// division
module division(input clk, input rst, input start, input [31:0] dividendo, divisor,
                output [31:0] cociente, residuo, output done);
For scale: roughly 130 flip-flops, about 130 I/O pins.
clock: 4.14 ns
lec_check: 0
abc_area: 0
cap_margin: 5
core_margin: 2
core_utilization: 51
cts_cluster_diameter: 95
gpl_routability_driven: 1
gpl_timing_driven: 0
max_routing_layer: met4
min_routing_layer: met1
slew_margin: 35
tns_end_percent: 60
run.sh (not shown) runs the stock make flow with config.mk's settings and CLKGATE_MAP_FILE=.
==> next run, changes <==
CAP_MARGIN = 0   (was 5)
CORE_UTILIZATION = 70   (was 51)
CTS_CLUSTER_DIAMETER = 233   (was 95)
GPL_ROUTABILITY_DRIVEN = default   (was 1)
GPL_TIMING_DRIVEN = default   (was 0)
MAX_ROUTING_LAYER = default   (was met4)
MIN_ROUTING_LAYER = default   (was met1)
SETUP_SLACK_MARGIN = 0.73   (was default)
SLEW_MARGIN = 20   (was 35)
TNS_END_PERCENT = default   (was 60)
clock period = 2.47 ns   (was 4.14 ns; I/O delays follow)
Effect: With this change the flow died in clock tree synthesis; die size drops by 26%; synthesized cell count does not change; area after synthesis does not change.
==> next run, changes <==
CAP_MARGIN = 30   (was 0)
CORE_UTILIZATION = 72   (was 70)
CTS_CLUSTER_SIZE = 59   (was default)
SETUP_SLACK_MARGIN = 0.3   (was 0.73)
Effect: The changed run produced a layout that fails on setup timing; die area is lower by a few percent; synthesized area stays the same; synthesized cell count does not change.
==> next run, changes <==
ABC_AREA = default   (was 0)
CAP_MARGIN = 20   (was 30)
CTS_CLUSTER_DIAMETER = default   (was 233)
CTS_CLUSTER_SIZE = default   (was 59)
PLACE_DENSITY = 0.6   (was default)
SETUP_SLACK_MARGIN = default   (was 0.3)
clock period = 4.04 ns   (was 2.47 ns; I/O delays follow)
Result:
- The changed run ran to the end with no violations
- count of clock-buffer cells in the layout decreases by 2
- first-iteration DRC count shrinks by 50%
- fmax drops by 15%
- sequential power shrinks by 39%
- non-clock buffer count falls by 39
- critical path depth went up by 2
- design area decreases by 6.6%
- global-route usage came out lower by 7.4 points
- flip-flop count does not change
- core utilization went down by 6.3 points
- register-to-register slack improves by 1.1 ns
==> next run, changes <==
CORE_UTILIZATION = 40   (was 72)
SETUP_SLACK_MARGIN = 1.24   (was default)
clock period = 4.42 ns   (was 4.04 ns; I/O delays follow)
Outcome: Synthesized area is unchanged. Sequential power came out lower by about 9%. Clock power goes down by 13%. Setup slack gains 0.72 ns.

* * *

Starting RTL as in the previous note.
make LEC_CHECK=0 ABC_AREA=0 CAP_MARGIN=30 CORE_MARGIN=4 CORE_UTILIZATION=26 CTS_CLUSTER_DIAMETER=233 CTS_CLUSTER_SIZE=98 PLACE_DENSITY=0.95 SLEW_MARGIN=20 TNS_END_PERCENT=15 finish   # period 4.9 ns
The first run ran to the end with no violations.
Next try:
- CORE_MARGIN: 4 -> 2
- CORE_UTILIZATION: 26 -> 63
- CTS_CLUSTER_SIZE: 98 -> not set
- PLACE_DENSITY: 0.95 -> not set
- TNS_END_PERCENT: 15 -> not set
- clock period: 4.9 -> 2.47 ns (I/O delays scaled with it)
Result:
- total power rose by 86%
- sequential cell count does not change
- design area fell by 1.5%
- die size fell by 60%
- worst setup slack got worse by 1.8 ns

* * *

## build 29
Starting RTL as in the previous note.
make LEC_CHECK=0 ABC_AREA=0 CAP_MARGIN=30 CORE_MARGIN=2 CORE_UTILIZATION=72 CTS_CLUSTER_DIAMETER=233 HOLD_SLACK_MARGIN=-0.09 PLACE_DENSITY_LB_ADDON=0.09 SETUP_SLACK_MARGIN=0.14 SLEW_MARGIN=20 finish   # period 4.9 ns
Relative to build 29, the following input files were edited for build 90:
--- a/flow/config.mk
+++ b/flow/config.mk
@@ -13,3 +13,2 @@
-export HOLD_SLACK_MARGIN = -0.09
-export PLACE_DENSITY_LB_ADDON = 0.09
-export SETUP_SLACK_MARGIN = 0.14
+export CTS_CLUSTER_SIZE = 74
+export PLACE_DENSITY = 0.38
==> flow/constraint.sdc <==
create_clock -name core_clock -period 2.47 [get_ports {clk}]
set_input_delay 0.4940 -clock core_clock [delete_from_list [all_inputs] [get_ports {clk}]]
set_output_delay 0.4940 -clock core_clock [all_outputs]
set_load 0.01 [all_outputs]
## What came out
- Build 90 finished all stages; layout check result: FAIL, due to setup timing.
- When build 90 is set beside build 29, its count of final setup violators turns out to be 16 larger.
- Per the comparison of build 90 with build 29, worst-skew pair later-pin latency was more or less identical; via count of the routed design went up by 11%.
- Higher area added between synthesis and finish among build 29 and build 90: build 90
Here is what was changed in the inputs of build 9 compared with build 90.
--- a/flow/config.mk
+++ b/flow/config.mk
@@ -11 +11 @@
-export CORE_UTILIZATION = 72
+export CORE_UTILIZATION = 70
@@ -13,2 +13 @@
-export CTS_CLUSTER_SIZE = 74
-export PLACE_DENSITY = 0.38
+export GPL_ROUTABILITY_DRIVEN = 0
==> flow/constraint.sdc <==
create_clock -name core_clock -period 2.46 [get_ports {clk}]
set_input_delay 0.4920 -clock core_clock [delete_from_list [all_inputs] [get_ports {clk}]]
set_output_delay 0.4920 -clock core_clock [all_outputs]
set_load 0.01 [all_outputs]
==> comparison <==
The flow for build 9 finished, though final verification flagged setup timing.
Summary — largest net degree at the start of global routing, build 9 relative to build 90: higher, by 13.
Flip-flop count came out exactly the same in build 9 and build 90.
Layout overhead on the synthesized area of build 90 is on par with build 9.
[build 9] fraction of power consumed by the clock network rose 3.9 points relative to build 90
Compared with build 90, the detailed router inserted fewer vias in build 9.
Side by side, worst setup slack turned out higher in build 9 than in build 90.
Diff build 90 -> build 9: final design instance area without fill roughly the same; wire length has decreased; placement-stage cell area up 44 sq um; clock power higher.
Build 9 vs build 90: total of clock buffers placed in the layout up
Modified inputs, build 31 compared to build 9
--- a/flow/config.mk
+++ b/flow/config.mk
@@ -8,2 +8,2 @@
-export ABC_AREA = 0
-export CAP_MARGIN = 30
+export ABC_AREA = 1
+export CAP_MARGIN = 20
@@ -11,3 +11,5 @@
-export CORE_UTILIZATION = 70
-export CTS_CLUSTER_DIAMETER = 233
-export GPL_ROUTABILITY_DRIVEN = 0
+export CORE_UTILIZATION = 72
+export CTS_CLUSTER_DIAMETER = 193
+export CTS_CLUSTER_SIZE = 95
+export PLACE_DENSITY = 0.6
+export SETUP_SLACK_MARGIN = 0.13
Build 31 finished every step from synthesis to the final layout, and the layout passed the timing, design-rule and antenna checks.
Taking build 31 over build 9, the met3 routed wirelength ratio works out to 0.930.
Relative to build 9, sum of routed wire length over all layers has gone up in build 31.
Compared with build 9, build 31 shows design area that has gone up by a little under 10%.
Per the comparison of build 31 with build 9, and-or/or-and share of the synthesized area now smaller, growth of design area from synthesis to finish now smaller, worst setup skew after layout comparable, die size now larger, post-synth area from yosys stat now larger.
Compared with build 9, in build 31 via count now sits higher; routed length on met1 increased 13%.
Build 31 vs build 9 — number of non-clock inverters in the layout rose about 400%.
[inputs] build 41 vs build 31
--- a/flow/config.mk
+++ b/flow/config.mk
@@ -8 +7,0 @@
-export ABC_AREA = 1
@@ -11,5 +10,3 @@
-export CORE_UTILIZATION = 72
-export CTS_CLUSTER_DIAMETER = 193
-export CTS_CLUSTER_SIZE = 95
-export PLACE_DENSITY = 0.6
-export SETUP_SLACK_MARGIN = 0.13
+export CORE_UTILIZATION = 66
+export CTS_CLUSTER_SIZE = 41
+export SETUP_SLACK_MARGIN = 0.73
==> results <==
Build 41 did not run to completion, as it errored out during global routing (5_1_grt). Die height in build 41 is 1.9 microns lower than in build 31. Area after synthesis went down by more than 10% going from build 31 to build 41. Changes observed in build 41 relative to build 31: and-or/or-and share of the synthesized area shows an increase of 0.42 points, die size shows a reduction of 390 sq um, routability-driven placement congestion ratio shows a reduction of 4.2%. Re count of mapped cells out of synthesis: build 31 and build 41 aren't equal, and the higher value belongs to build 31. Changes observed in build 41 relative to build 31: count of different cell masters after synthesis went up.
#### Input delta (build 76 over build 41)
--- a/flow/config.mk
+++ b/flow/config.mk
@@ -10,2 +10,2 @@
-export CORE_UTILIZATION = 66
-export CTS_CLUSTER_SIZE = 41
+export CORE_UTILIZATION = 69
+export CTS_CLUSTER_SIZE = 40
Notes after the runs:
- No final results exist for build 76, since it was stopped by error DPL-0033 during clock tree synthesis (4_1_cts).
- Compared with build 41, build 76 shows final estimated routing congestion in global placement that has gone up by a few percent.
- Mux cell area share after synthesis essentially unchanged between build 41 and build 76.
- Die size: build 76 is under build 41
- Core box area: build 76 better than build 41
Power figures rest on the tool's default switching activity, not on a simulated workload.
